main:
// enc_bundler_top
module enc_bundler_top(
	input  wire 						clk,
	input  wire 						nrst,
	input  wire 						bundling_features,
	input  wire [617-1:0]	bits_to_bundle,
	output logic 						encoded_bit
	);
clock: 12.5 ns
lec_check: 0
cap_margin: 20
cell_pad_in_sites_global_placement: 1
core_aspect_ratio: 1.2
core_margin: 2
core_utilization: 45
cts_cluster_diameter: 80
cts_cluster_size: 70
gpl_routability_driven: 1
gpl_timing_driven: 0
max_routing_layer: met5
place_density_lb_addon: 0.24
setup_slack_margin: -0.19
slew_margin: 20
tns_end_percent: 10
run.sh (not shown) runs the stock make flow with config.mk's settings and CLKGATE_MAP_FILE=.
The inputs of the feature branch differ from those of main as listed below.
# main
export LEC_CHECK = 0
export CAP_MARGIN = 20
export CELL_PAD_IN_SITES_GLOBAL_PLACEMENT = 1
export CORE_ASPECT_RATIO = 1.2
export CORE_MARGIN = 2
export CORE_UTILIZATION = 45
export CTS_CLUSTER_DIAMETER = 80
export CTS_CLUSTER_SIZE = 70
export GPL_ROUTABILITY_DRIVEN = 1
export GPL_TIMING_DRIVEN = 0
export MAX_ROUTING_LAYER = met5
export PLACE_DENSITY_LB_ADDON = 0.24
export SETUP_SLACK_MARGIN = -0.19
export SLEW_MARGIN = 20
export TNS_END_PERCENT = 10
create_clock -name core_clock -period 12.5 [get_ports {clk}]
# the feature branch
export LEC_CHECK = 0
export CAP_MARGIN = 20
export CELL_PAD_IN_SITES_DETAIL_PLACEMENT = 1
export CELL_PAD_IN_SITES_GLOBAL_PLACEMENT = 1
export CORE_ASPECT_RATIO = 0.54
export CORE_MARGIN = 2
export CORE_UTILIZATION = 56
export CTS_CLUSTER_DIAMETER = 224
export GPL_ROUTABILITY_DRIVEN = 1
export GPL_TIMING_DRIVEN = 1
export MAX_ROUTING_LAYER = met5
export PLACE_DENSITY_LB_ADDON = 0.15
export SETUP_SLACK_MARGIN = 0.3
export SLEW_MARGIN = 40
export TNS_END_PERCENT = 95
create_clock -name core_clock -period 12.5 [get_ports {clk}]
[summary]
- The feature branch did not make it past 3_3_place_gp, where a tool error ended it.
- Reported for main and the feature branch, part of the Yosys area used for sequential elements turned out identical to the last digit.
- What the feature branch reported for horizontal die dimension has to be multiplied by 0.75 to get the figure for main.
- Compared with main, the feature branch shows a lower core box area.
- Compared with main, in the feature branch synthesized area per cell now sits at about the same level, die area went down, initial standard-cell utilization of the core moved up, row count moved down.

---

Starting RTL as in the previous note.
==> flow/config.mk <==
export PLATFORM = sky130hd
export DESIGN_NAME = enc_bundler_top
export DESIGN_NICKNAME = enc_bundler_top
export VERILOG_FILES = /design/flow/design.v
export SDC_FILE = /design/flow/constraint.sdc
export NUM_CORES = 4
export LEC_CHECK = 0
export ABC_AREA = 1
export CAP_MARGIN = 20
export CORE_MARGIN = 2
export CORE_UTILIZATION = 72
export CTS_CLUSTER_DIAMETER = 313
export CTS_CLUSTER_SIZE = 15
export SETUP_SLACK_MARGIN = 0.47
export SLEW_MARGIN = 20
==> flow/constraint.sdc <==
create_clock -name core_clock -period 5.2 [get_ports {clk}]
set_input_delay 1.0400 -clock core_clock [delete_from_list [all_inputs] [get_ports {clk}]]
set_output_delay 1.0400 -clock core_clock [all_outputs]
set_load 0.01 [all_outputs]
The first run stopped in 3_2_place_iop with PPL-0024.
Change:
Settings changed: CTS_CLUSTER_DIAMETER 313 to unset, CTS_CLUSTER_SIZE 15 to unset, PLACE_DENSITY set to 0.6, SETUP_SLACK_MARGIN 0.47 to unset.
Clock period 5.2 ns to 3.29 ns, I/O delays scaled along.
Effect: The new run failed in 3_2_place_iop (PPL-0024). Die size stays the same. Area after synthesis is unchanged. Synthesized cell count is unchanged.
Change:
Settings changed: ABC_AREA 1 to unset, CORE_UTILIZATION 72 to 56, PLACE_DENSITY 0.6 to unset.
Clock period 3.29 ns to 6.53 ns, I/O delays scaled along.
What happened:
- Now the flow finished but fails on negative setup slack
- synthesized cell count goes down by 2.1%
- die size goes up by 27%
- synthesized area goes down by 0.51%
Change:
Settings changed: CORE_UTILIZATION 56 to 42, PLACE_DENSITY set to 0.6.
Clock period 6.53 ns to 11.8 ns, I/O delays scaled along.
After rerunning: The changed run finished with timing, DRC and antenna clean; die size is higher by about 33%; sequential share of layout area is about the same; critical path depth is higher by 2; sequential cell count does not change; routed wire length is higher by 0.91%.
